**design/flow/run.sh**
```bash
#!/bin/bash
# the make line also repeats each setting of config.mk as NAME=value (left out here)
make -C /OpenROAD-flow-scripts/flow DESIGN_CONFIG=/design/flow/config.mk WORK_HOME=/design/flow/orfs CLKGATE_MAP_FILE= finish
```
**design/flow/config.mk**
```make
export PLATFORM = sky130hd
export DESIGN_NAME = cordic_sincos
export DESIGN_NICKNAME = cordic_sincos
export VERILOG_FILES = /design/flow/design.v
export SDC_FILE = /design/flow/constraint.sdc
export NUM_CORES = 4
export LEC_CHECK = 0
export ABC_AREA = 1
export CAP_MARGIN = 20
export CORE_ASPECT_RATIO = 0.5
export CORE_MARGIN = 2
export CORE_UTILIZATION = 72
export CTS_CLUSTER_DIAMETER = 216
export CTS_CLUSTER_SIZE = 97
export PLACE_DENSITY = 0.39
export SETUP_SLACK_MARGIN = 1.09
export SLEW_MARGIN = 20
export TNS_END_PERCENT = 5
```
**design/flow/constraint.sdc**
```tcl
create_clock -name core_clock -period 3.65 [get_ports {clk}]
set_input_delay 0.7300 -clock core_clock [delete_from_list [all_inputs] [get_ports {clk}]]
set_output_delay 0.7300 -clock core_clock [all_outputs]
set_load 0.01 [all_outputs]
```
**design/flow/design.v**
```verilog
`timescale 1ns / 1ps
module cla_slice_part(g,p,a,b);
 input a, b;
 output g;  
 output p;  
 assign g = a & b;
 assign p = a ^ b;
endmodule
module CarryPropagateGenerateUnit( g,p,a,b);
	input  [15:0] a,b;
	output [15:0] g,p;
	cla_slice_part s0(g[0],p[0],a[0],b[0]);
	cla_slice_part s1(g[1],p[1],a[1],b[1]);
	cla_slice_part s2(g[2],p[2],a[2],b[2]);
	cla_slice_part s3(g[3],p[3],a[3],b[3]);
	cla_slice_part s4(g[4],p[4],a[4],b[4]);
	cla_slice_part s5(g[5],p[5],a[5],b[5]);
	cla_slice_part s6(g[6],p[6],a[6],b[6]);
	cla_slice_part s7(g[7],p[7],a[7],b[7]);
	cla_slice_part s8(g[8],p[8],a[8],b[8]);
	cla_slice_part s9(g[9],p[9],a[9],b[9]);
	cla_slice_part s10(g[10],p[10],a[10],b[10]);
	cla_slice_part s11(g[11],p[11],a[11],b[11]);
	cla_slice_part s12(g[12],p[12],a[12],b[12]);
	cla_slice_part s13(g[13],p[13],a[13],b[13]);
	cla_slice_part s14(g[14],p[14],a[14],b[14]);
	cla_slice_part s15(g[15],p[15],a[15],b[15]);
endmodule
module SixteenBitSummationUnit(sum,p,carry,cin);
  input [14:0] carry;
  input cin;
  input [15:0] p;
  output [15:0] sum;
  assign sum[0] = p[0] ^ cin;
  assign sum[1] = p[1] ^ carry[0];
  assign sum[2] = p[2] ^ carry[1];
  assign sum[3] = p[3] ^ carry[2];
  assign sum[4] = p[4] ^ carry[3];
  assign sum[5] = p[5] ^ carry[4];
  assign sum[6] = p[6] ^ carry[5];
  assign sum[7] = p[7] ^ carry[6];
  assign sum[8] = p[8] ^ carry[7];
  assign sum[9] = p[9] ^ carry[8];
  assign sum[10] = p[10] ^ carry[9];
  assign sum[11] = p[11] ^ carry[10];
  assign sum[12] = p[12] ^ carry[11];
  assign sum[13] = p[13] ^ carry[12];
  assign sum[14] = p[14] ^ carry[13];
  assign sum[15] = p[15] ^ carry[14];
endmodule
module four_bit_block_cla(P,G,carry,p,g,cin);
	input [3:0] p,g;
	input cin;
	output [2:0] carry;
	output P,G;
	assign	carry[0] = 	g[0] |
											cin & p[0];
	assign	carry[1] =  g[1] |
											g[0] & p[1] |
											cin  &  p[0] & p[1];
	assign	carry[2] =  g[2] |
											g[1] & p[2] |
											g[0] & p [1] & p[2] |
											cin  & p[0] & p[1] & p[2];
	assign	P = p[0] & p[1] & p[2] & p[3];
	assign	G = g[3] | 
							g[2] & p[3] |
							g[1] & p[2] & p[3] |
							g[0] & p[1] & p[2] & p[3];
endmodule
module cla_16_two_level(sum,cout,a,b,cin);
	input [15:0] a, b;
	input cin;
	output [15:0] sum;
	output  cout;
	wire [15:0]   g, p,carry;  
	wire [3:0]  G,P;
	assign carry[3]  = G[0] | cin & P[0];
	assign carry[7]  = G[1] | G[0] & P[1] | cin & P[0] & P[1]; 
	assign carry[11] = G[2] |
										 G[1] & P[2] |
										 G[0] & P[1] & P[2] | 
										 cin  & P[0] & P[1] & P[2];
	assign cout = G[3] |
								G[2] & P[3] |
								G[1] & P[2] & P[3] |
								G[0] & P[1] & P[2] & P[3] |
								cin   & P[0] & P[1] & P[2] & P[3];
	CarryPropagateGenerateUnit   CPGU( g,p,a,b);
	four_bit_block_cla FBBC0(P[0],G[0],carry[2:0],p[3:0],g[3:0],cin);     
	four_bit_block_cla FBBC1(P[1],G[1],carry[6:4],p[7:4],g[7:4],carry[3]);   
	four_bit_block_cla FBBC2(P[2],G[2],carry[10:8],p[11:8],g[11:8],carry[7]);
	four_bit_block_cla FBBC3(P[3],G[3],carry[14:12],p[15:12],g[15:12],carry[11]); 
	SixteenBitSummationUnit TTBSU(sum,p,carry[14:0],cin);
endmodule
`timescale 1ns / 1ps
module xnew2(
	output reg [15:0] x,
	input [15:0] x0,
	input [15:0] y,
	input cin,
	input reset,
	input stop,
	input clk
	);
	wire [15:0] sum,a,b;
	wire cout;	 
	cla_16_two_level alu(sum,cout,a,b,cin);
	assign a=x;
	assign b=cin?(~y):y;
	always @(posedge clk)
	begin
		if(reset)
		begin
			x<=x0;
		end
		else
		begin
			if(!stop)
			begin
				x<=sum;
			end
			else
			begin
				x<=x;
			end
		end
	end
endmodule
`timescale 1ns / 1ps
module ynew2(
	output reg [15:0] y,
	input [15:0] y0,
	input [15:0] x,
	input cin,
	input reset,
	input stop,
	input clk
	);
	wire [15:0] sum,a,b;
	wire cout;	 
	cla_16_two_level alu(sum,cout,a,b,cin);
	assign a=y;
	assign b=cin?(~x):x;
	always @(posedge clk)
	begin
		if(reset)
		begin
			y<=y0;
		end
		else
		begin
			if(!stop)
			begin
				y<=sum;
			end
			else
			begin
				y<=y;
			end
		end	
	end
endmodule
`timescale 1ns / 1ps
module znew2(
	output reg [15:0] z,
	output zsign,
	input [15:0] z0,
	input [15:0] zrom,
	input cin,
	input reset,
	input stop,
	input clk
	);
	wire [15:0] sum,a,b;
	wire cout;	 
	cla_16_two_level alu(sum,cout,a,b,cin);
	assign a=z;
	assign b=cin?(~zrom):zrom;
	always @(posedge clk)
	begin
		if(reset)
		begin
			z<=z0;
		end
		else
		begin
			if(!stop)
				z<=sum;
			else
				z<=z;
		end	
	end
	assign zsign=z[15];
endmodule
`timescale 1ns / 1ps
module datapathnew2(
	output [15:0] x,
	output [15:0] y,
	input [15:0] z0,
	input [3:0] i,
	input reset,
	input stop,
	input clk
	); 
	parameter xinit=16'b0010_0110_1101_1101;	 
	parameter yinit=16'b0;
	reg [15:0] zrom_q;
	wire [15:0] xval,yval,zval;
	wire [15:0] x0,y0;
	wire [15:0] z;
	wire zsign;
	always @(*)
	begin
		case(i)
			4'd0: zrom_q=16'b0011_0010_0100_0011;
			4'd1: zrom_q=16'b0001_1101_1010_1100;
			4'd2: zrom_q=16'b0000_1111_1010_1101;
			4'd3: zrom_q=16'b0000_0111_1111_0101;
			4'd4: zrom_q=16'b0000_0011_1111_1110;
			4'd5: zrom_q=16'b0000_0001_1111_1111;
			4'd6: zrom_q=16'b0000_0000_1111_1111;
			4'd7: zrom_q=16'b0000_0000_0111_1111;
			4'd8: zrom_q=16'b0000_0000_0011_1111;
			4'd9: zrom_q=16'b0000_0000_0001_1111;
			4'd10: zrom_q=16'b0000_0000_0000_1111;
			4'd11: zrom_q=16'b0000_0000_0000_0111;
			4'd12: zrom_q=16'b0000_0000_0000_0011;
			4'd13: zrom_q=16'b0000_0000_0000_0001;
			4'd14: zrom_q=16'b0;
			4'd15: zrom_q=16'b0;
			default: zrom_q=16'b0;
		endcase
	end
	xnew2 xmod(x,x0,yval,xcin,reset,stop,clk);
	ynew2 ymod(y,y0,xval,ycin,reset,stop,clk);
	znew2 zmod(z,zsign,z0,zval,zcin,reset,stop,clk);
	assign x0=xinit;
	assign y0=yinit;
	assign xval=$signed(x)>>>i;
	assign yval=$signed(y)>>>i;
	assign zval=zrom_q;
	assign xcin=zsign?1'b0:1'b1;
	assign ycin=zsign?1'b1:1'b0;
	assign zcin=zsign?1'b0:1'b1;
endmodule
`timescale 1ns / 1ps
module cordic_sincos(
	input clk,
	input rst,
	input start,
	input [15:0] z0,
	output ready,
	output reg done,
	output [15:0] x,
	output [15:0] y
	);
	reg busy;
	reg [3:0] cnt;
	wire load;
	assign ready = ~busy;
	assign load = rst | (start & ~busy);
	always @(posedge clk)
	begin
		if(rst)
		begin
			busy <= 1'b0;
			cnt <= 4'd0;
			done <= 1'b0;
		end
		else
		begin
			done <= 1'b0;
			if(!busy)
			begin
				cnt <= 4'd0;
				if(start)
					busy <= 1'b1;
			end
			else
			begin
				cnt <= cnt + 4'd1;
				if(cnt == 4'd15)
				begin
					busy <= 1'b0;
					done <= 1'b1;
				end
			end
		end
	end
	datapathnew2 dp(x,y,z0,cnt,load,~busy,clk);
endmodule
```
==> results of run 1 <==
-- repair_timing --
| action | in CTS | in global routing |
|---|---|---|
| setup endpoints to repair | 43 | 49 |
| gates cloned | 5 | 0 |
| pin swaps | 39 | 13 |
| gates resized | 72 | 18 |
| setup buffers | 19 | 8 |
-- area by class of cell --
class / count / area, um2
fill: 444 / 901
timing repair buffer: 100 / 1060
multi-input combinational: 668 / 4430
tap: 117 / 146
inverter: 93 / 359
clock buffer: 10 / 239
sequential: 68 / 1530
clock inverter: 6 / 71.3
-- routing by layer --
layer	vias to the layer above	part of all wire [%]	routed length (um)	GRT usage, %
li1	3033	-	-	-
met1	3169	37	7930	49.0
met2	556	45	9590	69.9
met3	162	12	2450	10.1
met4	0	6.0	1270	21.5
met5	-	0	0	0
-- through the flow --
stage          setup TNS [ps]  utilization, %  setup WS [ps]
2_1_floorplan               0               -            614
3_5_place_dp                0            78.3            101
6_report                -27.9            89.7          -27.9
5_1_grt                  -883            89.7           -250
3_3_place_gp                0            78.3            265
4_1_cts                     0            88.1            356
==> results.txt, run 1 <==
Status: finished with violations
SO Faults: setup timing
Via density: 6.52
CTS tree: yes
Sw frac: 46.3%
Max Cap Viol: 0
DIE AREA: 9840 um2
GRT Total Usage: 41.0%
Crit path largest cell delay: 410 ps
Fin. Hold Viols: 0
Tool warnings: 43
Comb power frac: 60.7%
FP Core Util: 74.3%
Yosys cell types: 53
Area share, top type: 16.0%
Sink Count: 68
Peak VDD IR: 461 uV
Adder-cell share of the synthesized area: 14.7%
Global-route wire length before repair: 32200 um
Most used cell, CP: nand2_1
Ys Warns: 8
Reg-to-Reg Start: cnt[0]
CTS Buffer Depth: 2
Post-Synthesis Cell Area: 6490 um2
Worst hold endpoint: dp.xmod.x[14]
Most frequent cells after synthesis: 221 x nand2_1, 82 x inv_1, 67 x nand3_1
Setup crit start kind: flip-flop
CP max-delay cell: dfxtp_4
Number of remaining DRC errors: 0
Sw power: 2.40 mW
Comb group: 3.15 mW
P_int: 2.79 mW
Worst Path Arrival: 3970 ps
Post-synth top area cell: dfxtp_1
Vias: 6920
Setup crit end kind: flip-flop
Synthesized net count: 988
Worst-path fanout max: 11
YS chip area: 6490 um2
CTS Buf Count: 9
Final setup fails: 1
Post-Syn Instances: 898
Synth flops: 68
Post-DP HPWL: 12000 um
Top Family by Delay on Critical Path: simple AND/OR/NAND/NOR gates
WL per Instance: 20.0 um
Pwr top: combinational cells
Worst reg-to-reg setup slack: -30 ps
Setup crit start: cnt[0]
Seq share, synth: 23.4%
Final Cell Area: 7840 um2
Cycle use final: 101%
Final Net Count: 1030
Fin cells: 1062
Yosys cell count: 898
Overall die width: 138 um
Placed Cells: 1014
Placeable core region: 8740 um2
N_diodes: 0
Post-layout minimum cycle time: 3680 ps
# rows: 24
Dominant flop cell: dfxtp_1
Area growth syn-to-layout: 20.7%
Clk latency of the worst-skew pair: 350 ps
Ports: 53
Critical Path Sink: dp.ymod.y[15]
Post-Synth XOR/XNOR Area: 7.40%
RSZ-0062 raised after global routing: true
DP Area: 6840 um2
AND-OR/OR-AND Cells, Area Fraction: 15.6%
First-pass DRT Iterations: 8
Worst Tran Pin Value: 782 ps
Worst hold stages: 2
Remaining antenna violation count: 0
Root Buffer: clkbuf_16
Lkg Pwr: 3.79 nW
Min-delay worst type: reg -> reg
Fmax achieved: 0.272 GHz
Sequential Power Share: 21.1%
Clk power: 945 uW
Bufs and invs on worst path: 4
Clk_skew: 5.68 ps
Simple-Gate Fraction of Synth Area: 25.5%
Number of H-tree levels: 3
Initial antenna violation count: 0
Final setup margin: -27.9 ps
HP Start: dp.xmod.x[14]
WL final: 21200 um
Synth top cell by count: nand2_1
Pwr dens: 662 nW/um2
Worst slew margin: 47.8%
Sequential cell power: 1.10 mW
GPL Wtd Cong: 0.928
Port buffer count: 52
Tot Pwr: 5.19 mW
GRT Residual Overflow: 0
Pin count of the biggest net entering global routing: 38
Clock power frac: 18.2%
Post-synth EDFFs: 16
Synthesized area per cell: 7.23 um2
Reg clk slew, reported paths: 60 ps
Dominant comb cell: simple AND/OR/NAND/NOR gates
Chip Height: 71.1 um
# hold bufs at CTS: 0
WP depth: 27
Worst reg2reg path depth: 27
Hold slack: 573 ps
1st-iter DRT viols: 842
Async set-or-reset flop fraction in the synthesized netlist: 0%
Vias in the first global route: 6596
Final tally of max-slew violations: 0
Mux contribution to synthesized area: 0.655%
Biggest area cells: dfxtp_1 16%, nand2_1 13%, ha_1 12%, edfxtp_1 7.4%, xor2_1 5.4%
Crit path required time: 3940 ps
Worst reg2reg endpoint: dp.ymod.y[15]
Critical path type: reg -> reg
==> run 2, diff against run 1 <==
Settings changed: ABC_AREA 1 to not set, CAP_MARGIN 20 to 40, CORE_ASPECT_RATIO 0.5 to not set, CTS_CLUSTER_DIAMETER 216 to not set, CTS_CLUSTER_SIZE 97 to not set, PLACE_DENSITY 0.39 to not set, PLACE_DENSITY_LB_ADDON set to 0.28, SETUP_SLACK_MARGIN 1.09 to -0.24, TNS_END_PERCENT 5 to not set.
Clock period 3.65 ns to 3.98 ns, I/O delays scaled along.
==> run 2 against run 1 <==
The layout still fails its checks (setup timing). Total power up 5.9%. Sequential power about the same. Clock-buffer cell count down 1. Cell area down 1.2%. Clock skew up 15 ps. Sequential cell count unchanged. Critical path type unchanged. Highest routed layer unchanged.
==> results.txt, run 2 <==
# fillers: 397 (-11%)
Via density: 6.49 (-0.40%)
Met1 usage: 50.4% (+1.4 points)
Post-layout minimum cycle time: 4390 ps (+715 ps)
Post-DP HPWL: 13500 um (+12%)
Simple-Gate Fraction of Synth Area: 11.1% (-14 points)
CTS Buffer Depth: 2 (unchanged)
Critical Path Sink: dp.ymod.y[15]
Setup crit start: cnt[0]
Synth flops: 68 (unchanged)
Sw power: 2.44 mW (+1.7%)
Yosys cell types: 54 (+1.9%)
Number of remaining DRC errors: 0 (unchanged)
Worst slew margin: 55.7% (+7.9 points)
Remaining antenna violation count: 0 (unchanged)
Setup crit start kind: flip-flop
Worst hold stages: 2 (unchanged)
Final Net Count: 896 (-13%)
Setup crit end kind: flip-flop
Pin count of the biggest net entering global routing: 35 (-7.9%)
Lkg Pwr: 3.42 nW (-9.9%)
Crit path required time: 4240 ps (+300 ps)
P_int: 3.06 mW (+9.6%)
Bufs and invs on worst path: 2 (-2)
Sequential Power Share: 19.9% (-1.2 points)
WL per Instance: 21.6 um (+7.9%)
Utilization after layout: 90.1% (+0.45 points)
Adder-cell share of the synthesized area: 15.2% (+0.46 points)
GRT Total Usage: 39.7% (-1.3 points)
Worst reg2reg endpoint: dp.ymod.y[15]
Worst Tran Pin Value: 665 ps (-117 ps)
Synth top cell by count: nand2_1
Min-delay worst type: reg -> reg
# hold bufs at CTS: 0 (unchanged)
# rows: 34 (+42%)
Reg clk slew, reported paths: 100 ps (+40 ps)
Final setup fails: 13 (+12)
GPL Wtd Cong: 0.999 (+7.7%)
Vias: 5964 (-14%)
Top Family by Delay on Critical Path: AND-OR/OR-AND gates
YS chip area: 6290 um2 (-3.0%)
Async set-or-reset flop fraction in the synthesized netlist: 0% (unchanged)
Synthesized area per cell: 9.06 um2 (+25%)
Ys Warns: 8 (unchanged)
Dominant comb cell: AND-OR/OR-AND gates
Sink Count: 68 (unchanged)
Synthesized net count: 785 (-21%)
CP cell instances: buf_8 -> buf_6 -> mux4_2 -> mux2i_1 -> nor2_1 -> a21oi_1 -> xnor2_1 -> ha_1 -> and3_4 -> a221oi_2 -> o21ai_1 -> a21oi_2 -> nor2_2 -> o32a_1 -> ha_2 -> o21a_1 -> o21ai_2 -> nand2b_1 -> xnor2_1 -> a21oi_1 -> nor2_1
Dominant flop cell: dfxtp_1
CTS tree: yes
Ports: 53 (unchanged)
Fmax achieved: 0.228 GHz (-16%)
Yosys cell count: 695 (-23%)
Tool warnings: 42 (-2.3%)
Crit path largest cell delay: 540 ps (+130 ps)
Pwr top: combinational cells
Comb group: 3.85 mW (+22%)
Post-synth top area cell: dfxtp_1
Biggest area cells: dfxtp_1 17%, ha_1 12%, xnor2_1 8.5%, edfxtp_1 7.6%, mux4_2 5.4%
Area growth syn-to-layout: 23.1%
Clk_skew: 20.3 ps (+14.6 ps)
Comb power frac: 70.0% (+9.3 points)
Worst reg-to-reg setup slack: -410 ps (-390 ps)
Initial antenna violation count: 0 (unchanged)
Global-route wire length before repair: 29800 um (-7.3%)
Sequential cell power: 1.09 mW (about the same)
Most frequent cells after synthesis: 69 x nand2_1, 62 x ha_1, 61 x xnor2_1
Number of H-tree levels: 3 (unchanged)
Placeable core region: 8590 um2 (-1.7%)
Reg-to-Reg Start: cnt[0]
Post-synth EDFFs: 16 (unchanged)
Sw frac: 44.4% (-1.8 points)
Met3 GRT Util: 6.83% (-3.3 points)
Overall die width: 97.5 um (-29%)
WL final: 19800 um (-6.6%)
First-pass DRT Iterations: 5 (-3)
Top Usage Layer GRT: met2
Final tally of max-slew violations: 0 (unchanged)
Post-Syn Instances: 695 (-23%)
AND-OR/OR-AND Cells, Area Fraction: 16.0% (+0.43 points)
Worst hold endpoint: dp.ymod.y[1]
DIE AREA: 9510 um2 (-3.4%)
Status: finished with violations
Tot Pwr: 5.50 mW (+5.9%)
Final setup margin: -413 ps (-385 ps)
GRT Residual Overflow: 0 (unchanged)
Worst-path fanout max: 7 (-4)
Pwr dens: 710 nW/um2 (+7.2%)
Post-Synthesis Cell Area: 6290 um2 (-3.0%)
Root Buffer: clkbuf_8
HP Start: dp.ymod.y[1]
WP depth: 21 (-22%)
Port buffer count: 52 (unchanged)
Grt met2 use: 65.9% (-4.0 points)
CTS Buf Count: 9 (unchanged)
N_diodes: 0 (unchanged)
RSZ-0062 raised after global routing: true
Max Cap Viol: 0 (unchanged)
1st-iter DRT viols: 559 (-34%)
Fin. Hold Viols: 0 (unchanged)
Clk latency of the worst-skew pair: 380 ps (+30 ps)
Seq share, synth: 24.2% (+0.74 points)
Cycle use final: 110% (+9.6 points)
Worst reg2reg path depth: 21 (-22%)
Post-Synth XOR/XNOR Area: 10.7% (+3.3 points)
Clock power frac: 10.1% (-8.1 points)
Clk power: 557 uW (-41%)
Area share, top type: 16.5% (+0.50 points)
CP max-delay cell: mux4_2
Peak VDD IR: 606 uV (+31%)
Mux contribution to synthesized area: 14.2% (+14 points)
Chip Height: 97.5 um (+37%)
FP Core Util: 73.3% (-1.0 points)
Worst Path Arrival: 4660 ps (+690 ps)
Critical path type: reg -> reg
SO Faults: setup timing
Vias in the first global route: 5972 (-9.5%)
## run 2: stage by stage
step / std cells / setup slack, ps / cell area [um2] / hold WS [ps] / TNS [ps]
floorplan: 695 / -273 / 6320 / 486 / -629
global placement: 884 / -286 / 7330 / 547 / -853
detailed placement: 885 / -440 / 7350 / 567 / -2050
CTS: 911 / -245 / 7620 / 577 / -824
global route: 919 / -529 / 7750 / 608 / -4010
finish: 919 / -413 / 7750 / 593 / -2380
## run 2: layer usage
layer	part of all wire [%]	up-vias
met4	5.8	0
li1	-	2637
met5	0	-
met1	38	2796
met3	9.3	115
met2	47	416
## run 2: what timing repair did
item,4_1_cts,5_1_grt
setup endpoints to repair,4,7
resized,14,17
pin swaps,8,18
buffers inserted,11,8
## run 2: area by class of cell
class	instances	area [um2]	share of cell area (%)
inverter	35	131	1.70
clock inverter	7	51.3	0.662
timing repair buffer	168	1470	19.0
tap	108	135	1.74
multi-input combinational	524	4310	55.6
sequential	68	1530	19.7
clock buffer	9	124	1.60
==> run 3, diff against run 2 <==
Settings changed: CAP_MARGIN 40 to 20, CELL_PAD_IN_SITES_DETAIL_PLACEMENT set to 0, CORE_ASPECT_RATIO set to 1.05, CORE_UTILIZATION 72 to 29, CTS_CLUSTER_DIAMETER set to 60, MAX_ROUTING_LAYER set to met5, MIN_ROUTING_LAYER set to met2, PLACE_DENSITY set to 0.53, PLACE_DENSITY_LB_ADDON 0.28 to not set, SETUP_SLACK_MARGIN -0.24 to 0.58, SLEW_MARGIN 20 to 40.
Clock period 3.98 ns to 5.19 ns, I/O delays scaled along.
==> run 3 against run 2 <==
Now clean on timing, DRC and antenna. Combinational power is 39% lower. Total power is 27% lower. Die area is 140% higher. Sequential cell count stayed put. Non-clock buffer count is 85 lower. Sequential power is about 20% lower. Cell area is 4.1% lower. Via count is 16% higher. Global-route usage is 17 points lower. Setup slack better by 1200 ps. Sequential share of layout area is 0.86 points higher. Fmax hardly changed. Critical path type unchanged. Critical endpoint unchanged.
==> results.txt, run 3 <==
Status: finished clean
Worst slew margin: 54.7% (-1.0 points)
FP Core Util: 29.4% (-44 points)
Bufs and invs on worst path: 1 (-1)
Sequential cell power: 899 uW (-20%)
Chip Height: 155 um (+59%)
Met1 usage: 0% (-50 points)
Number of H-tree levels: 3 (unchanged)
Fin. Hold Viols: 0 (unchanged)
Mux contribution to synthesized area: 14.2% (unchanged)
Placed Cells: 985 (+11%)
Worst hold endpoint: dp.ymod.y[9]
Clk_skew: 4.26 ps (-16.0 ps)
Post-Synthesis Cell Area: 6290 um2 (unchanged)
Fmax achieved: 0.227 GHz (about the same)
Sequential Power Share: 22.4% (+2.5 points)
RSZ-0062 raised after global routing: false
GPL Wtd Cong: 0.907 (-9.2%)
Tot Pwr: 4.02 mW (-27%)
WP depth: 18 (-14%)
Global-route wire length before repair: 26800 um (-10%)
Fin cells: 1011 (+10%)
Post-Syn Instances: 695 (unchanged)
Setup crit end kind: flip-flop
Synth flops: 68 (unchanged)
Crit path largest cell delay: 520 ps (-20 ps)
Final Net Count: 811 (-9.5%)
Yosys cell count: 695 (unchanged)
Via density: 6.85 (+5.5%)
Worst hold stages: 2 (unchanged)
Hold slack: 561 ps (-32.1 ps)
Worst reg-to-reg setup slack: 790 ps (+1210 ps)
Sink Count: 68 (unchanged)
Met3 GRT Util: 32.4% (+26 points)
Dominant flop cell: dfxtp_1
Area share, top type: 16.5% (unchanged)
WL final: 17000 um (-14%)
Pin count of the biggest net entering global routing: 35 (unchanged)
Lkg Pwr: 3.06 nW (-10%)
Worst reg2reg endpoint: dp.ymod.y[15]
Pwr dens: 541 nW/um2 (-24%)
Tool warnings: 38 (-9.5%)
Sw power: 1.65 mW (-32%)
CTS tree: yes
GRT Residual Overflow: 0 (unchanged)
Register cell area after layout: 1530 um2 (about the same)
Peak VDD IR: 182 uV (-70%)
Number of remaining DRC errors: 0 (unchanged)
Clock power frac: 19.2% (+9.1 points)
Synth top cell by count: nand2_1
Worst reg2reg path depth: 18 (-14%)
Seq share, synth: 24.2% (unchanged)
Most frequent cells after synthesis: 69 x nand2_1, 62 x ha_1, 61 x xnor2_1
Post-DP HPWL: 12300 um (-9.0%)
CTS Buf Count: 9 (unchanged)
Clk latency of the worst-skew pair: 350 ps (-30 ps)
Pwr top: combinational cells
Post-synth EDFFs: 16 (unchanged)
Max Cap Viol: 0 (unchanged)
Setup crit start kind: flip-flop
Root Buffer: clkbuf_16
Top Usage Layer GRT: met3
Reg-to-Reg Start: cnt[0]
Synthesized net count: 785 (unchanged)
CP max-delay cell: mux4_2
CP cell instances: buf_4 -> mux4_2 -> mux4_2 -> xnor2_1 -> ha_1 -> and3_1 -> a221oi_4 -> o21ai_1 -> a21oi_2 -> nor2_1 -> o32a_1 -> ha_1 -> o21a_1 -> o21ai_0 -> nand2b_1 -> xnor2_1 -> a21oi_1 -> nor2_1
N_diodes: 0 (unchanged)
Worst-path fanout max: 7 (unchanged)
Ports: 53 (unchanged)
Crit path required time: 5430 ps (+1190 ps)
Clk power: 770 uW (+38%)
1st-iter DRT viols: 941 (+68%)
Comb group: 2.35 mW (-39%)
Yosys cell types: 54 (unchanged)
Worst Path Arrival: 4630 ps (-30 ps)
WL per Instance: 16.9 um (-22%)
First-pass DRT Iterations: 5 (unchanged)
Remaining antenna violation count: 0 (unchanged)
GRT Total Usage: 22.9% (-17 points)
Critical path type: reg -> reg
Post-layout minimum cycle time: 4400 ps (+3.59 ps)
Cycle use final: 84.7% (-26 points)
Final setup fails: 0 (-13)
Post-synth top area cell: dfxtp_1
Vias: 6921 (+16%)
Post-Synth XOR/XNOR Area: 10.7% (unchanged)
HP Start: dp.ymod.y[9]
DIE AREA: 22900 um2 (+140%)
Dominant comb cell: AND-OR/OR-AND gates
# rows: 55 (+62%)
Critical Path Sink: dp.ymod.y[15]
Combinational Area: 4260 um2 (-0.99%)
Synthesized area per cell: 9.06 um2 (unchanged)
Initial antenna violation count: 0 (unchanged)
Final tally of max-slew violations: 0 (unchanged)
Port buffer count: 52 (unchanged)
Overall die width: 148 um (+52%)
YS chip area: 6290 um2 (unchanged)
AND-OR/OR-AND Cells, Area Fraction: 16.0% (unchanged)
Adder-cell share of the synthesized area: 15.2% (unchanged)
Simple-Gate Fraction of Synth Area: 11.1% (unchanged)
Top Family by Delay on Critical Path: AND-OR/OR-AND gates
Worst Tran Pin Value: 678 ps (+13.1 ps)
P_int: 2.36 mW (-23%)
Area growth syn-to-layout: 18.0%
Async set-or-reset flop fraction in the synthesized netlist: 0% (unchanged)
CTS Buffer Depth: 2 (unchanged)
Placeable core region: 21400 um2 (+150%)
Min-delay worst type: reg -> reg
Setup crit start: cnt[0]
Reg clk slew, reported paths: 60 ps (-40 ps)
Ys Warns: 8 (unchanged)
Biggest area cells: dfxtp_1 17%, ha_1 12%, xnor2_1 8.5%, edfxtp_1 7.6%, mux4_2 5.4%
Grt met2 use: 25.7% (-40 points)
# fillers: 2186 (+450%)
Vias in the first global route: 7474 (+25%)
Sw frac: 41.2% (-3.3 points)
Comb power frac: 58.5% (-12 points)
Setup_tns: 0 ps (+2380 ps)
[run 3: area by class of cell]
cell class | instances | share of cell area [%]
Timing Repair Buffer | 83 | 10.6
Tap cell | 285 | 4.80
Clock buffer | 11 | 3.13
Multi-Input combinational cell | 524 | 57.4
Inverter | 35 | 1.77
Sequential cell | 68 | 20.6
Clock inverter | 5 | 1.68
[run 3: stage by stage]
stage               instance area (um2)  setup WS (ps)  util [%]
finish                             7430            793      34.7
global route                       7430            536      34.7
CTS                                7310            588      34.2
detailed placement                 6930            281      32.4
global placement                   6930            340      32.4
floorplan                          6300            608         -
[run 3: timing repair]
| item | in CTS | in global routing |
|---|---|---|
| endpoints found under the setup margin | 4 | 6 |
| gates resized | 3 | 12 |
| pin swaps | 0 | 5 |
| hold buffers | 0 | 0 |
| gates cloned | 0 | 1 |
| buffers inserted | 3 | 6 |
[run 3: metal layers]
layer,wire [um],vias to the layer above
met5,41,-
met4,1240,2
met3,7310,141
met2,8460,1849
met1,0,2486
li1,-,2443
==> run 4, diff against run 3 <==
Settings changed: ABC_AREA set to 1, CORE_ASPECT_RATIO 1.05 to not set, CORE_MARGIN 2 to 7, CORE_UTILIZATION 29 to 28, CTS_CLUSTER_DIAMETER 60 to 364, CTS_CLUSTER_SIZE set to 80, GPL_ROUTABILITY_DRIVEN set to 0, HOLD_SLACK_MARGIN set to 0.04, MAX_ROUTING_LAYER met5 to not set, MIN_ROUTING_LAYER met2 to not set, PLACE_DENSITY 0.53 to not set, PLACE_DENSITY_LB_ADDON set to 0.14, SETUP_SLACK_MARGIN 0.58 to not set, SLEW_MARGIN 40 to 15, TNS_END_PERCENT set to 85.
Clock period 5.19 ns to 5.27 ns, I/O delays scaled along.
==> run 4 against run 3 <==
Register-to-register slack better by 720 ps. Hold slack gained 2.0 ps. Non-clock buffer count decreased by 24. Total power fell by 22%. Sequential power is 16% lower. First-iteration DRC count down 59%. Synthesized cell count up 29%. Global-route usage shrank 9.5 points. Sequential cell count did not move. Largest cell class unchanged.
==> results.txt, run 4 <==
Reg-to-Reg Start: cnt[0]
Cycle use final: 71.3% (-13 points)
Status: finished clean
Placeable core region: 22700 um2 (+6.1%)
HP Start: dp.ymod.y[2]
Crit path largest cell delay: 400 ps (-120 ps)
Vias in the first global route: 5321 (-29%)
1st-iter DRT viols: 389 (-59%)
DIE AREA: 27600 um2 (+21%)
Port buffer count: 52 (unchanged)
Tot Pwr: 3.12 mW (-22%)
YS chip area: 6490 um2 (+3.1%)
Sw frac: 44.8% (+3.6 points)
Sequential Power Share: 24.2% (+1.8 points)
Most used cell, CP: nand2_1
Comb power frac: 55.9% (-2.6 points)
Clk latency of the worst-skew pair: 340 ps (about the same)
Max Cap Viol: 0 (unchanged)
P_int: 1.72 mW (-27%)
Seq share, synth: 23.4% (-0.74 points)
Ys Warns: 8 (unchanged)
Ports: 53 (unchanged)
Worst-path fanout max: 43 (+36)
Setup crit end kind: flip-flop
Simple-Gate Fraction of Synth Area: 25.5% (+14 points)
Worst hold stages: 2 (unchanged)
Chip Height: 166 um (+7.3%)
# hold bufs at CTS: 0 (unchanged)
Sequential cell power: 755 uW (-16%)
Post-DP HPWL: 13700 um (+12%)
Worst hold endpoint: dp.ymod.y[2]
Worst reg2reg endpoint: dp.ymod.y[15]
Post-Syn Instances: 898 (+29%)
Pin count of the biggest net entering global routing: 44 (+26%)
Worst Tran Pin Value: 813 ps (+135 ps)
Post-synth top area cell: dfxtp_1
Root Buffer: clkbuf_16
Gates resized, CTS repair: 0 (-3)
Worst reg-to-reg setup slack: 1510 ps (+720 ps)
First-pass DRT Iterations: 4 (-1)
Yosys cell count: 898 (+29%)
Clk_skew: 6.16 ps (+1.91 ps)
Area share, top type: 16.0% (-0.50 points)
Synthesized net count: 988 (+26%)
WL final: 18500 um (+8.5%)
FP Core Util: 28.6% (-0.82 points)
Setup_tns: 0 ps (unchanged)
Buffer count from post-CTS setup fixing: 0 (-3)
# rows: 55 (unchanged)
Dominant comb cell: simple AND/OR/NAND/NOR gates
CTS Buf Count: 9 (unchanged)
Dominant flop cell: dfxtp_1
Number of H-tree levels: 3 (unchanged)
Synthesized area per cell: 7.23 um2 (-20%)
Area growth syn-to-layout: 11.6%
Number of remaining DRC errors: 0 (unchanged)
Yosys cell types: 53 (-1.9%)
Final setup fails: 0 (unchanged)
Final Net Count: 989 (+22%)
Worst slew margin: 45.7% (-8.9 points)
Mux contribution to synthesized area: 0.655% (-14 points)
Post-Synthesis Cell Area: 6490 um2 (+3.1%)
Fin. Hold Viols: 0 (unchanged)
Pwr top: combinational cells
Min-delay worst type: reg -> reg
Vias: 5529 (-20%)
CTS Buffer Depth: 2 (unchanged)
WL per Instance: 15.6 um (-7.8%)
Most frequent cells after synthesis: 221 x nand2_1, 82 x inv_1, 67 x nand3_1
Worst reg2reg path depth: 28 (+10)
CTS tree: yes
Comb group: 1.74 mW (-26%)
# fillers: 2524 (+15%)
RSZ-0062 raised after global routing: false
Reg clk slew, reported paths: 60 ps (about the same)
Bufs and invs on worst path: 3 (+2)
Remaining antenna violation count: 0 (unchanged)
Adder-cell share of the synthesized area: 14.7% (-0.46 points)
Top Family by Delay on Critical Path: simple AND/OR/NAND/NOR gates
Synth flops: 68 (unchanged)
Fin cells: 1189 (+18%)
Global-route wire length before repair: 29900 um (+11%)
Final tally of max-slew violations: 0 (unchanged)
CP max-delay cell: buf_4
GRT Residual Overflow: 0 (unchanged)
Lkg Pwr: 3.44 nW (+12%)
Critical path type: reg -> reg
WP depth: 28 (+10)
Worst Path Arrival: 4000 ps (-630 ps)
Placed Cells: 1173 (+19%)
Sw power: 1.40 mW (-16%)
Setup crit start kind: flip-flop
Via density: 4.65 (-32%)
Tool warnings: 38 (unchanged)
GRT Total Usage: 13.4% (-9.5 points)
Post-layout minimum cycle time: 3760 ps (-640 ps)
Critical Path Sink: dp.ymod.y[15]
Pwr dens: 431 nW/um2 (-20%)
Overall die width: 166 um (+13%)
Clock power frac: 19.9% (+0.7 points)
Biggest area cells: dfxtp_1 16%, nand2_1 13%, ha_1 12%, edfxtp_1 7.4%, xor2_1 5.4%
Peak VDD IR: 179 uV (-1.9%)
N_diodes: 0 (unchanged)
Initial antenna violation count: 0 (unchanged)
Sink Count: 68 (unchanged)
Setup crit start: cnt[0]
Fmax achieved: 0.266 GHz (+17%)
Synth top cell by count: nand2_1
Post-synth EDFFs: 16 (unchanged)
Crit path required time: 5510 ps (+80 ps)
Async set-or-reset flop fraction in the synthesized netlist: 0% (unchanged)
AND-OR/OR-AND Cells, Area Fraction: 15.6% (-0.43 points)
Post-Synth XOR/XNOR Area: 7.40% (-3.3 points)
Clk power: 622 uW (-19%)
==> run 4: final cells by class <==
| cell class | count | area (um2) | share of cell area, % |
|---|---|---|---|
| multi-input cells | 668 | 4150 | 57.2 |
| clock buffers | 9 | 225 | 3.11 |
| flip-flops and latches | 68 | 1520 | 21.0 |
| repair buffers | 59 | 573 | 7.91 |
| well taps | 285 | 357 | 4.92 |
| clock inverters | 7 | 67.6 | 0.933 |
| inverters | 93 | 354 | 4.89 |
==> run 4: metal layers <==
metal	GRT usage, %	vias up	routed length (um)
met5	0	-	0
met1	19.9	2483	10100
met2	19.6	87	7560
met4	4.25	0	309
met3	1.69	15	501
li1	-	2944	-
==> run 4: metrics by stage <==
step           setup WS, ps  util, %  hold slack, ps  instance area [um2]
2_1_floorplan          2190        -             474                 6490
3_3_place_gp           1590     30.6             552                 6950
3_5_place_dp           1550     30.6             554                 6950
4_1_cts                1530     31.9             563                 7240
5_1_grt                1090     31.9             598                 7240
6_report               1510     31.9             563                 7240
==> run 5, diff against run 4 <==
Settings changed: CAP_MARGIN 20 to 15, CELL_PAD_IN_SITES_DETAIL_PLACEMENT 0 to not set, CORE_MARGIN 7 to 2, CORE_UTILIZATION 28 to 67, CTS_CLUSTER_DIAMETER 364 to 29, CTS_CLUSTER_SIZE 80 to 74, GPL_ROUTABILITY_DRIVEN 0 to not set, HOLD_SLACK_MARGIN 0.04 to not set, PLACE_DENSITY_LB_ADDON 0.14 to not set, SETUP_SLACK_MARGIN set to -0.17, SLEW_MARGIN 15 to 20, TNS_END_PERCENT 85 to not set.
Clock period 5.27 ns to 2.9 ns, I/O delays scaled along.
==> run 5 against run 4 <==
Now fails the layout checks on setup timing. Non-clock buffer count up 166. Via count up 43%. Synthesized cell count unchanged. Core utilization up 61 points. Total power up 140%. Critical path depth down 6. Hold slack worse by 9.5 ps. Global-route usage up 29 points. Die area down 62%. First-iteration DRC count rose to 3.0 times the previous value. Synthesized area unchanged. Cell area up 20%. Critical endpoint is now dp.ymod.y[13].
==> results.txt, run 5 <==
Status: finished with violations
SO Faults: setup timing
Final Net Count: 1155 (+17%)
Root Buffer: clkbuf_8
Port buffer count: 52 (unchanged)
Chip Height: 102 um (-38%)
Pwr top: combinational cells
Placeable core region: 9330 um2 (-59%)
CP cell instances: inv_6 -> buf_12 -> buf_4 -> nand2_2 -> buf_4 -> nand3_2 -> nand3_1 -> nand3_1 -> o21ai_2 -> xor2_2 -> inv_2 -> ha_1 -> nand4_1 -> inv_2 -> nand2_2 -> nand3_4 -> nand2_2 -> nand2_2 -> inv_1 -> fa_1 -> xor2_1 -> a21oi_1
Tot Pwr: 7.64 mW (+140%)
Fmax achieved: 0.256 GHz (-3.7%)
Tool warnings: 42 (+11%)
Area growth syn-to-layout: 33.8%
Clock power frac: 13.5% (-6.4 points)
Fin cells: 1199 (+0.84%)
CP max-delay cell: ha_1
Most used cell, CP: nand2_2
Comb group: 5.29 mW (+200%)
Sequential Power Share: 17.2% (-7.0 points)
Worst hold endpoint: dp.ymod.y[14]
Top Family by Delay on Critical Path: simple AND/OR/NAND/NOR gates
Area share, top type: 16.0% (unchanged)
Vias in the first global route: 7081 (+33%)
Synth flops: 68 (unchanged)
WP depth: 22 (-21%)
Ports: 53 (unchanged)
Setup crit start: cnt[0]
Lkg Pwr: 4.33 nW (+26%)
Worst hold stages: 2 (unchanged)
Post-Synthesis Cell Area: 6490 um2 (unchanged)
Reg-to-Reg Start: cnt[0]
Mux contribution to synthesized area: 0.655% (unchanged)
YS chip area: 6490 um2 (unchanged)
Synthesized area per cell: 7.23 um2 (unchanged)
Worst reg-to-reg setup slack: -1000 ps (-2520 ps)
GPL Wtd Cong: 0.988
Seq share, synth: 23.4% (unchanged)
Crit path required time: 3190 ps (-2320 ps)
Setup crit end kind: flip-flop
Clk power: 1.03 mW (+66%)
Remaining antenna violation count: 0 (unchanged)
GRT Total Usage: 41.9% (+29 points)
Post-layout minimum cycle time: 3900 ps (+145 ps)
Peak VDD IR: 728 uV (+310%)
Worst Tran Pin Value: 645 ps (-168 ps)
WL per Instance: 22.1 um (+42%)
Async set-or-reset flop fraction in the synthesized netlist: 0% (unchanged)
Initial antenna violation count: 1 (+1)
Final setup fails: 35 (+35)
P_int: 4.05 mW (+140%)
Vias: 7912 (+43%)
Post-synth top area cell: dfxtp_1
Pin count of the biggest net entering global routing: 36 (-18%)
WL final: 26500 um (+43%)
Dominant flop cell: dfxtp_1
DP Area: 7920 um2 (+14%)
Min-delay worst type: reg -> reg
Via density: 6.60 (+42%)
Fin. Hold Viols: 0 (unchanged)
# rows: 35 (-36%)
CTS tree: yes
Placed Cells: 1165 (-0.68%)
Post-DP HPWL: 15000 um (+9.4%)
Setup crit start kind: flip-flop
Setup_tns: -16490 ps (-16490 ps)
Pwr dens: 879 nW/um2 (+100%)
Cycle use final: 135% (+63 points)
Post-Syn Instances: 898 (unchanged)
Max Cap Viol: 0 (unchanged)
Overall die width: 102 um (-38%)
1st-iter DRT viols: 1154 (+200%)
Worst-path fanout max: 6 (-86%)
DIE AREA: 10500 um2 (-62%)
Global-route wire length before repair: 34100 um (+14%)
Crit path largest cell delay: 430 ps (+30 ps)
GRT Residual Overflow: 0 (unchanged)
N_diodes: 0 (unchanged)
CTS Buf Count: 9 (unchanged)
Adder-cell share of the synthesized area: 14.7% (unchanged)
Sw frac: 46.9% (+2.2 points)
First-pass DRT Iterations: 8 (+4)
Worst reg2reg path depth: 22 (-21%)
Clk_skew: 14.9 ps (+8.74 ps)
Yosys cell count: 898 (unchanged)
Comb power frac: 69.3% (+13 points)
Number of remaining DRC errors: 0 (unchanged)
Post-synth EDFFs: 16 (unchanged)
Worst reg2reg endpoint: dp.ymod.y[13]
Most frequent cells after synthesis: 221 x nand2_1, 82 x inv_1, 67 x nand3_1
Sink Count: 68 (unchanged)
Ys Warns: 8 (unchanged)
Synthesized net count: 988 (unchanged)
Critical path type: reg -> reg
Post-Synth XOR/XNOR Area: 7.40% (unchanged)
Clk latency of the worst-skew pair: 370 ps (+30 ps)
# hold bufs at CTS: 0 (unchanged)
Final Cell Area: 8690 um2 (+20%)
Final setup margin: -1000 ps (-2520 ps)
Sequential cell power: 1.32 mW (+75%)
Final tally of max-slew violations: 0 (unchanged)
Critical Path Sink: dp.ymod.y[13]
Dominant comb cell: simple AND/OR/NAND/NOR gates
Utilization after layout: 93.2% (+61 points)
CTS Buffer Depth: 2 (unchanged)
Biggest area cells: dfxtp_1 16%, nand2_1 13%, ha_1 12%, edfxtp_1 7.4%, xor2_1 5.4%
Synth top cell by count: nand2_1
Simple-Gate Fraction of Synth Area: 25.5% (unchanged)
RSZ-0062 raised after global routing: true
AND-OR/OR-AND Cells, Area Fraction: 15.6% (unchanged)
Pre-CTS setup slack: -503 ps (-2050 ps)
Number of H-tree levels: 3 (unchanged)
HP Start: dp.ymod.y[14]
Bufs and invs on worst path: 7 (+4)
Worst Path Arrival: 4200 ps (+200 ps)
Yosys cell types: 53 (unchanged)
Sw power: 3.58 mW (+160%)
FP Core Util: 69.6% (+41 points)
Worst slew margin: 57.0% (+11 points)
Hold slack: 553 ps (-9.48 ps)
Reg clk slew, reported paths: 100 ps (+40 ps)
==> run 5: layer usage <==
metal  part of all wire, %  track usage (%)  vias to the layer above
li1                      -                -                     3276
met1                    33             52.3                     3529
met2                    44             69.4                      826
met3                    14             8.14                      279
met4                   8.5             20.3                        2
met5                 0.053                0                        -
==> run 5: timing repair <==
action	CTS	global route
pin swaps	19	37
hold endpoints to repair	0	0
gates cloned	1	0
resized	54	66
endpoints found under the setup margin	24	29
setup buffers	8	11
==> run 5: area by class of cell <==
cell class,count,area (um2)
repair buffers,225,1940
well taps,129,161
clock inverters,6,113
inverters,93,357
flip-flops and latches,68,1530
clock buffers,10,128
multi-input cells,668,4460
fillers,318,638
==> run 6, diff against run 5 <==
Settings changed: ABC_AREA 1 to 0, CELL_PAD_IN_SITES_DETAIL_PLACEMENT set to 1, CELL_PAD_IN_SITES_GLOBAL_PLACEMENT set to 0, CORE_ASPECT_RATIO set to 0.92, CORE_UTILIZATION 67 to 16, CTS_CLUSTER_DIAMETER 29 to 28, CTS_CLUSTER_SIZE 74 to not set, GPL_TIMING_DRIVEN set to 1, MAX_ROUTING_LAYER set to met4, MIN_ROUTING_LAYER set to met2, PLACE_DENSITY_LB_ADDON set to 0.19, SETUP_SLACK_MARGIN -0.17 to not set, TNS_END_PERCENT set to 95.
Clock period 2.9 ns to 4.9 ns, I/O delays scaled along.
==> run 6 against run 5 <==
Cell area fell by 12%. Final cell count grew 2.3%. First-iteration DRC count down 61%. Hold slack improved by 18 ps. Critical path type unchanged. Now clean on timing, DRC and antenna. Die area rose to 3.9 times the previous value. Register-to-register slack better by 1300 ps.
==> results.txt, run 6 <==
Area growth syn-to-layout: 21.5%
Top Family by Delay on Critical Path: AND-OR/OR-AND gates
Remaining antenna violation count: 0 (unchanged)
Fmax achieved: 0.218 GHz (-15%)
CTS Buf Count: 9 (unchanged)
AND-OR/OR-AND Cells, Area Fraction: 16.0% (+0.43 points)
Sw frac: 42.5% (-4.5 points)
Peak VDD IR: 137 uV (-81%)
Number of remaining DRC errors: 0 (unchanged)
Min-delay worst type: reg -> reg
Final setup fails: 0 (-100%)
Tool warnings: 38 (-9.5%)
Initial antenna violation count: 1 (unchanged)
Yosys cell count: 695 (-23%)
Post-Synthesis Cell Area: 6290 um2 (-3.0%)
Max Cap Viol: 0 (unchanged)
Number of H-tree levels: 3 (unchanged)
# fillers: 4483 (+1300%)
Setup crit start kind: flip-flop
Reg-to-Reg Start: cnt[0]
Comb group: 2.51 mW (-53%)
Fin. Hold Viols: 0 (unchanged)
Worst hold stages: 2 (unchanged)
Worst slew margin: 35.1% (-22 points)
Dominant flop cell: dfxtp_1
Post-Synth XOR/XNOR Area: 10.7% (+3.3 points)
Dominant comb cell: AND-OR/OR-AND gates
Simple-Gate Fraction of Synth Area: 11.1% (-14 points)
Sequential cell power: 952 uW (-28%)
CTS tree: yes
Yosys cell types: 54 (+1.9%)
Crit path required time: 5140 ps (+1950 ps)
Final tally of max-slew violations: 0 (unchanged)
Highest metal used: met4
Crit path largest cell delay: 580 ps (+150 ps)
Setup crit end kind: flip-flop
First-pass DRT Iterations: 5 (-3)
YS chip area: 6290 um2 (-3.0%)
Via density: 5.65 (-14%)
Sequential Power Share: 22.3% (+5.1 points)
WL final: 21100 um (-20%)
Overall die width: 211 um (+110%)
Worst-path fanout max: 23 (+17)
Utilization after layout: 19.8% (-73 points)
DIE AREA: 40900 um2 (+290%)
Post-DP HPWL: 15600 um (+3.9%)
Critical Path Sink: dp.xmod.x[15]
Root Buffer: clkbuf_16
CP cell instances: buf_12 -> mux4_2 -> mux2_2 -> a221oi_4 -> xnor2_1 -> ha_1 -> a21oi_1 -> o21ai_0 -> a221o_1 -> a41o_1 -> o22a_1 -> ha_1 -> o21ai_0 -> nand2b_1 -> a21oi_1 -> xnor2_1 -> a21oi_1 -> nor2_1
Most frequent cells after synthesis: 69 x nand2_1, 62 x ha_1, 61 x xnor2_1
Post-layout minimum cycle time: 4580 ps (+676 ps)
Status: finished clean
Worst reg2reg path depth: 18 (-18%)
Placeable core region: 38700 um2 (+310%)
Adder-cell share of the synthesized area: 15.2% (+0.46 points)
Chip Height: 194 um (+90%)
Synthesized area per cell: 9.06 um2 (+25%)
GRT Total Usage: 16.4% (-25 points)
Pwr dens: 559 nW/um2 (-36%)
Vias in the first global route: 8162 (+15%)
Critical path type: reg -> reg
GRT Residual Overflow: 0 (unchanged)
Setup_tns: 0 ps (+16490 ps)
CP max-delay cell: mux4_2
Post-Syn Instances: 695 (-23%)
Worst hold endpoint: dp.ymod.y[10]
FP Core Util: 16.3% (-53 points)
WL met3: 10100 um (+170%)
Worst Path Arrival: 4820 ps (+620 ps)
Seq share, synth: 24.2% (+0.74 points)
Clk latency of the worst-skew pair: 360 ps (about the same)
Vias: 6922 (-13%)
Reg clk slew, reported paths: 70 ps (-30 ps)
Worst reg2reg endpoint: dp.xmod.x[15]
CTS Buffer Depth: 2 (unchanged)
Met1 WL: 0 um (-100%)
WP depth: 18 (-18%)
Clock power frac: 19.0% (+5.5 points)
Comb power frac: 58.8% (-10 points)
Post-synth top area cell: dfxtp_1
Ports: 53 (unchanged)
Post-synth EDFFs: 16 (unchanged)
Setup crit start: cnt[0]
Cycle use final: 93.4% (-41 points)
Sw power: 1.82 mW (-49%)
# rows: 69 (+97%)
Sink Count: 68 (unchanged)
Synthesized net count: 785 (-21%)
GPL Wtd Cong: 0.858 (-13%)
WL per Instance: 17.2 um (-22%)
Metal2 WL: 10400 um (-11%)
P_int: 2.46 mW (-39%)
Synth top cell by count: nand2_1
1st-iter DRT viols: 453 (-61%)
Most used cell, CP: a21oi_1
Final Net Count: 809 (-30%)
Pin count of the biggest net entering global routing: 35 (-2.8%)
HP Start: dp.ymod.y[10]
RSZ-0062 raised after global routing: false
Clk power: 811 uW (-21%)
Worst reg-to-reg setup slack: 320 ps (+1320 ps)
Pwr top: combinational cells
Async set-or-reset flop fraction in the synthesized netlist: 0% (unchanged)
Worst Tran Pin Value: 974 ps (+328 ps)
Biggest area cells: dfxtp_1 17%, ha_1 12%, xnor2_1 8.5%, edfxtp_1 7.6%, mux4_2 5.4%
Ys Warns: 8 (unchanged)
Area share, top type: 16.5% (+0.50 points)
Clk_skew: 15.5 ps (+0.616 ps)
Lkg Pwr: 3.04 nW (-30%)
Synth flops: 68 (unchanged)
Mux contribution to synthesized area: 14.2% (+14 points)
Bufs and invs on worst path: 1 (-6)
Port buffer count: 52 (unchanged)
Global-route wire length before repair: 31900 um (-6.4%)
-- run 6: metrics by stage --
step                area [um2]  setup slack, ps  power (mW)  cells  hold WS [ps]
finish                    7650              321        4.28   1226           571
global route              7650             23.7        4.72   1226           607
CTS                       7620              171        4.30   1221           587
detailed placement        7270              199        3.45   1205           574
global placement          7270              222        3.44   1205           565
floorplan                 6290              224        2.78    695           486
-- run 6: what timing repair did --
action / in CTS / in global routing
endpoints found under the setup margin: 0 / 3
gates resized: 0 / 5
setup buffers: 0 / 0
hold buffers: 0 / 0
-- run 6: per-layer routing --
metal,GRT usage [%],vias up
li1,-,2444
met1,-,2488
met2,16.3,1934
met3,25.0,56
met4,2.90,0
met5,-,-
-- run 6: area by class of cell --
| class | instances | area (um2) | share of cell area [%] |
|---|---|---|---|
| Antenna cell | 5 | 12.5 | 0.164 |
| Clock buffer | 10 | 239 | 3.13 |
| Clock inverter | 6 | 110 | 1.44 |
| Inverter | 35 | 131 | 1.72 |
| Multi-Input combinational cell | 524 | 4240 | 55.5 |
| Sequential cell | 68 | 1530 | 20.0 |
| Tap cell | 497 | 622 | 8.13 |
| Timing Repair Buffer | 81 | 763 | 9.98 |
==> run 7, diff against run 6 <==
Settings changed: ABC_AREA 0 to not set, CAP_MARGIN 15 to 5, CELL_PAD_IN_SITES_DETAIL_PLACEMENT 1 to not set, CORE_ASPECT_RATIO 0.92 to not set, CORE_UTILIZATION 16 to 66, CTS_CLUSTER_DIAMETER 28 to 255, MAX_ROUTING_LAYER met4 to met5, MIN_ROUTING_LAYER met2 to met1, PLACE_DENSITY_LB_ADDON 0.19 to 0.3, SETUP_SLACK_MARGIN set to -0.47, TNS_END_PERCENT 95 to not set.
Clock period 4.9 ns to 4.74 ns, I/O delays scaled along.
==> run 7 against run 6 <==
Sequential cell count is the same. Synthesized cell count is the same. Die area shrank 75%. Core utilization grew 55 points. Clock skew shrank 7.6 ps. Global-route usage grew 16 points. Sequential share of layout area grew 2.0 points. Synthesized area is the same. Critical endpoint is now dp.ymod.y[15].
==> results.txt, run 7 <==
AND-OR/OR-AND Cells, Area Fraction: 16.0% (unchanged)
Comb power frac: 63.1% (+4.3 points)
CTS Buffer Depth: 2 (unchanged)
Number of remaining DRC errors: 0 (unchanged)
Crit path largest cell delay: 640 ps (+60 ps)
Status: finished clean
Bufs and invs on worst path: 1 (unchanged)
P_int: 2.26 mW (-8.3%)
Pin count of the biggest net entering global routing: 35 (unchanged)
Min-delay worst type: reg -> reg
Global-route wire length before repair: 25600 um (-20%)
Placed Cells: 829 (-31%)
Sequential Power Share: 24.2% (+1.9 points)
Worst hold endpoint: dp.ymod.y[2]
Tool warnings: 38 (unchanged)
Tot Pwr: 3.99 mW (-6.8%)
Comb group: 2.52 mW (about the same)
Fmax achieved: 0.215 GHz (-1.5%)
Fin. Hold Viols: 0 (unchanged)
Setup crit start kind: flip-flop
Pwr top: combinational cells
Ys Warns: 8 (unchanged)
Sw frac: 43.4% (+0.90 points)
Port buffer count: 52 (unchanged)
Vias: 5077 (-27%)
Synth flops: 68 (unchanged)
Final setup fails: 0 (unchanged)
Setup_tns: 0 ps (unchanged)
Buffer count from post-CTS setup fixing: 0 (unchanged)
Final Net Count: 801 (-0.99%)
Post-Synth XOR/XNOR Area: 10.7% (unchanged)
WL per Instance: 18.7 um (+8.8%)
Via density: 6.01 (+6.4%)
Async set-or-reset flop fraction in the synthesized netlist: 0% (unchanged)
Post-synth top area cell: dfxtp_1
Reg clk slew, reported paths: 80 ps (about the same)
GPL Wtd Cong: 0.975 (+14%)
WP depth: 19 (+1)
Register cell area after layout: 1520 um2 (-0.25%)
Synthesized net count: 785 (unchanged)
Worst slew margin: 30.1% (-5.0 points)
Setup crit start: cnt[0]
Yosys cell types: 54 (unchanged)
Post-Synthesis Cell Area: 6290 um2 (unchanged)
Area growth syn-to-layout: 10.2%
Pwr dens: 575 nW/um2 (+2.7%)
Critical path type: reg -> reg
Ports: 53 (unchanged)
Sequential cell power: 965 uW (+1%)
Mux contribution to synthesized area: 14.2% (unchanged)
Number of H-tree levels: 3 (unchanged)
HP Start: dp.ymod.y[2]
Chip Height: 102 um (-48%)
Synthesized area per cell: 9.06 um2 (unchanged)
Dominant comb cell: AND-OR/OR-AND gates
Initial antenna violation count: 0 (-1)
CTS tree: yes
Area share, top type: 16.5% (unchanged)
Worst Path Arrival: 4870 ps (+50 ps)
Remaining antenna violation count: 0 (unchanged)
Hold slack: 576 ps (+4.90 ps)
Biggest area cells: dfxtp_1 17%, ha_1 12%, xnor2_1 8.5%, edfxtp_1 7.6%, mux4_2 5.4%
# hold bufs at CTS: 0 (unchanged)
Top Family by Delay on Critical Path: AND-OR/OR-AND gates
Vias in the first global route: 4925 (-40%)
# fillers: 711 (-84%)
Post-DP HPWL: 11700 um (-25%)
Worst Tran Pin Value: 1050 ps (+74.0 ps)
Crit path required time: 4960 ps (-180 ps)
Placeable core region: 9240 um2 (-76%)
YS chip area: 6290 um2 (unchanged)
Worst-path fanout max: 29 (+26%)
DIE AREA: 10300 um2 (-75%)
Post-layout minimum cycle time: 4650 ps (+71.8 ps)
Yosys cell count: 695 (unchanged)
Seq share, synth: 24.2% (unchanged)
Most frequent cells after synthesis: 69 x nand2_1, 62 x ha_1, 61 x xnor2_1
Utilization after layout: 75.1% (+55 points)
Worst reg2reg path depth: 19 (+1)
CP cell instances: buf_12 -> mux4_1 -> mux2i_4 -> mux2i_2 -> xnor2_1 -> ha_1 -> a21o_1 -> a221oi_1 -> o21ai_0 -> a21oi_1 -> nor2_1 -> o32a_1 -> ha_1 -> o21a_1 -> o21ai_0 -> nand2b_1 -> xnor2_1 -> a21oi_1 -> nor2_1
Critical Path Sink: dp.ymod.y[15]
Dominant flop cell: dfxtp_1
Fin cells: 845 (-31%)
Synth top cell by count: nand2_1
Clk power: 507 uW (-37%)
N_diodes: 0 (-5)
GRT Total Usage: 32.4% (+16 points)
1st-iter DRT viols: 214 (-53%)
Worst hold stages: 2 (unchanged)
Max Cap Viol: 0 (unchanged)
Clk latency of the worst-skew pair: 360 ps (about the same)
Lkg Pwr: 2.92 nW (-3.8%)
GRT Residual Overflow: 0 (unchanged)
Gates resized, CTS repair: 0 (unchanged)
Setup crit end kind: flip-flop
Cycle use final: 98.1% (+4.7 points)
# rows: 35 (-49%)
Worst reg2reg endpoint: dp.ymod.y[15]
Simple-Gate Fraction of Synth Area: 11.1% (unchanged)
Root Buffer: clkbuf_8
Peak VDD IR: 502 uV (+270%)
WL final: 15800 um (-25%)
Combinational Area: 4230 um2 (-0.24%)
Adder-cell share of the synthesized area: 15.2% (unchanged)
Post-Syn Instances: 695 (unchanged)
Sink Count: 68 (unchanged)
FP Core Util: 68.1% (+52 points)
Final tally of max-slew violations: 0 (unchanged)
Sw power: 1.73 mW (-4.8%)
Worst reg-to-reg setup slack: 90 ps (-230 ps)
Reg-to-Reg Start: cnt[0]
CP max-delay cell: mux4_1
First-pass DRT Iterations: 5 (unchanged)
Post-synth EDFFs: 16 (unchanged)
Clock power frac: 12.7% (-6.3 points)
CTS Buf Count: 9 (unchanged)
Overall die width: 102 um (-52%)
Clk_skew: 7.88 ps (-7.64 ps)
-- run 7: cell type report --
cell class	instances	share of cell area [%]
Clock buffer	10	1.98
Clock inverter	6	0.902
Inverter	35	1.89
Multi-Input combinational cell	524	61.0
Sequential cell	68	21.9
Tap cell	129	2.33
Timing Repair Buffer	73	9.95
-- run 7: stage by stage --
step                worst slack (ps)  instance area, um2
floorplan                       64.2                6290
global placement                 260                6740
detailed placement               121                6740
CTS                             98.8                6940
global route                    -208                6940
finish                          89.2                6940
-- run 7: routing by layer --
layer | wire length [um] | GRT usage [%] | up-vias | part of all wire [%]
li1 | - | - | 2448 | -
met1 | 7090 | 45.5 | 2424 | 45
met2 | 7430 | 51.6 | 187 | 47
met3 | 1050 | 7.18 | 18 | 6.6
met4 | 249 | 6.76 | 0 | 1.6
met5 | 0 | 0 | - | 0
==> run 8, diff against run 7 <==
Settings changed: CAP_MARGIN 5 to 20, CELL_PAD_IN_SITES_GLOBAL_PLACEMENT 0 to not set, CORE_UTILIZATION 66 to 65, CTS_CLUSTER_DIAMETER 255 to not set, GPL_TIMING_DRIVEN 1 to not set, MAX_ROUTING_LAYER met5 to not set, MIN_ROUTING_LAYER met1 to not set, PLACE_DENSITY_LB_ADDON 0.3 to not set, SETUP_SLACK_MARGIN -0.47 to not set.
Clock period 4.74 ns to 3.93 ns, I/O delays scaled along.
==> run 8 against run 7 <==
The layout now fails its checks (setup timing). Register-to-register slack lost 330 ps. Global-route usage is 2.3 points higher. Core utilization is 8.5 points higher. Synthesized area unchanged. Fmax grew 11%. Non-clock buffer count rose by 83. Sequential cell count is the same. Synthesized cell count is the same. Die area is 1.5% higher. Clock-buffer cell count shrank 1. Setup slack lost 330 ps. Clock power is 36% higher. Critical path type unchanged. Largest power group unchanged.
==> results.txt, run 8 <==
Ys Warns: 8 (unchanged)
Number of H-tree levels: 3 (unchanged)
YS chip area: 6290 um2 (unchanged)
Final tally of max-slew violations: 0 (unchanged)
Final Net Count: 884 (+10%)
Global-route wire length before repair: 27900 um (+9.0%)
Worst hold stages: 2 (unchanged)
SO Faults: setup timing
Synth flops: 68 (unchanged)
Async set-or-reset flop fraction in the synthesized netlist: 0% (unchanged)
1st-iter DRT viols: 399 (+86%)
Simple-Gate Fraction of Synth Area: 11.1% (unchanged)
Synthesized net count: 785 (unchanged)
Worst reg-to-reg setup slack: -240 ps (-330 ps)
Final setup margin: -242 ps (-331 ps)
Area share, top type: 16.5% (unchanged)
Reg clk slew, reported paths: 90 ps (about the same)
Setup crit start kind: flip-flop
CTS Buf Count: 9 (unchanged)
Worst Path Arrival: 4420 ps (-450 ps)
Worst-path fanout max: 8 (-72%)
Worst hold endpoint: dp.ymod.y[6]
GRT Total Usage: 34.7% (+2.3 points)
Remaining antenna violation count: 0 (unchanged)
Post-Synthesis Cell Area: 6290 um2 (unchanged)
Clock power frac: 12.1% (-0.6 points)
Clk latency of the worst-skew pair: 360 ps (about the same)
Tool warnings: 43 (+13%)
Yosys cell count: 695 (unchanged)
Initial antenna violation count: 0 (unchanged)
FP Core Util: 67.5% (-0.64 points)
Post-DP HPWL: 13200 um (+13%)
Area growth syn-to-layout: 23.9%
WL final: 18100 um (+15%)
WP depth: 19 (unchanged)
Post-synth EDFFs: 16 (unchanged)
Post-Syn Instances: 695 (unchanged)
Sw power: 2.42 mW (+40%)
Mux contribution to synthesized area: 14.2% (unchanged)
Dominant flop cell: dfxtp_1
# rows: 35 (unchanged)
Vias: 5597 (+10%)
# hold bufs at CTS: 0 (unchanged)
Hold slack: 578 ps (+1.85 ps)
Worst reg2reg path depth: 19 (unchanged)
Number of remaining DRC errors: 0 (unchanged)
Synth top cell by count: nand2_1
Status: finished with violations
Post-layout minimum cycle time: 4170 ps (-479 ps)
AND-OR/OR-AND Cells, Area Fraction: 16.0% (unchanged)
Post-synth top area cell: dfxtp_1
Peak VDD IR: 614 uV (+22%)
DP Area: 7300 um2 (+8.3%)
Fin. Hold Viols: 0 (unchanged)
Chip Height: 102 um (+0.74%)
Sink Count: 68 (unchanged)
Final setup fails: 6 (+6)
Max Cap Viol: 0 (unchanged)
Final Cell Area: 7800 um2 (+12%)
Dominant comb cell: AND-OR/OR-AND gates
Via density: 6.03 (+0.38%)
Placeable core region: 9330 um2 (+0.95%)
Biggest area cells: dfxtp_1 17%, ha_1 12%, xnor2_1 8.5%, edfxtp_1 7.6%, mux4_2 5.4%
Port buffer count: 52 (unchanged)
Crit path largest cell delay: 540 ps (-100 ps)
Reg-to-Reg Start: cnt[0]
Worst slew margin: 51.1% (+21 points)
Overall die width: 102 um (+0.74%)
Yosys cell types: 54 (unchanged)
Clk_skew: 9.72 ps (+1.84 ps)
Ports: 53 (unchanged)
Sw frac: 42.6% (-0.79 points)
Min-delay worst type: reg -> reg
Crit path required time: 4180 ps (-780 ps)
WL per Instance: 19.5 um (+4.3%)
DIE AREA: 10500 um2 (+1.5%)
GPL Wtd Cong: 1.05 (+8.2%)
Fmax achieved: 0.240 GHz (+11%)
N_diodes: 0 (unchanged)
Cycle use final: 106% (+8.0 points)
RSZ-0062 raised after global routing: true
Pwr top: combinational cells
Seq share, synth: 24.2% (unchanged)
Utilization after layout: 83.6% (+8.5 points)
Tot Pwr: 5.69 mW (+43%)
Critical Path Sink: dp.xmod.x[11]
Pwr dens: 730 nW/um2 (+27%)
Root Buffer: clkbuf_8
Sequential Power Share: 19.5% (-4.7 points)
Post-Synth XOR/XNOR Area: 10.7% (unchanged)
Top Family by Delay on Critical Path: AND-OR/OR-AND gates
Most frequent cells after synthesis: 69 x nand2_1, 62 x ha_1, 61 x xnor2_1
Bufs and invs on worst path: 2 (+1)
Clk power: 688 uW (+36%)
P_int: 3.27 mW (+45%)
Pin count of the biggest net entering global routing: 35 (unchanged)
Setup crit end kind: flip-flop
Synthesized area per cell: 9.06 um2 (unchanged)
Worst Tran Pin Value: 733 ps (-315 ps)
Sequential cell power: 1.11 mW (+20%)
Comb power frac: 68.5% (+5.4 points)
Lkg Pwr: 3.40 nW (+16%)
CP cell instances: buf_12 -> buf_8 -> o21ai_0 -> o21ai_0 -> mux4_2 -> xnor2_2 -> ha_1 -> a21o_1 -> a21oi_1 -> o21ai_1 -> a221o_1 -> a21o_1 -> ha_1 -> o21a_1 -> o21a_1 -> nor2_2 -> xnor2_2 -> a21oi_1 -> nor2_1
Worst reg2reg endpoint: dp.xmod.x[11]
Vias in the first global route: 5576 (+13%)
CTS tree: yes
Adder-cell share of the synthesized area: 15.2% (unchanged)
First-pass DRT Iterations: 5 (unchanged)
HP Start: dp.ymod.y[6]
Comb group: 3.90 mW (+55%)
GRT Residual Overflow: 0 (unchanged)
Critical path type: reg -> reg
CP max-delay cell: mux4_2
CTS Buffer Depth: 2 (unchanged)
Setup crit start: cnt[0]
[run 8: cell type report]
cell class              instances  area (um2)
multi-input cells             524        4390
fillers                       569        1530
flip-flops and latches         68        1530
repair buffers                156        1370
well taps                     129         161
inverters                      35         131
clock buffers                   9         124
clock inverters                 7        98.8
[run 8: metal layers]
metal	part of all wire, %	track usage (%)
met3	7.5	5.54
met1	40	44.3
met4	3.0	12.5
met5	0	0
met2	49	59.7
[run 8: stage by stage]
| step | instances | setup TNS (ps) | setup slack [ps] |
|---|---|---|---|
| detailed placement | 900 | -1920 | -374 |
| global placement | 900 | -961 | -264 |
| global route | 928 | -2670 | -433 |
| floorplan | 695 | -638 | -323 |
| finish | 928 | -906 | -242 |
| CTS | 920 | -820 | -218 |
[run 8: repair_timing]
action | in CTS | in global routing
gates resized | 13 | 31
buffers inserted | 4 | 9
endpoints found under the setup margin | 11 | 13
pin swaps | 6 | 25
Power figures rest on the tool's default switching activity, not on a simulated workload.
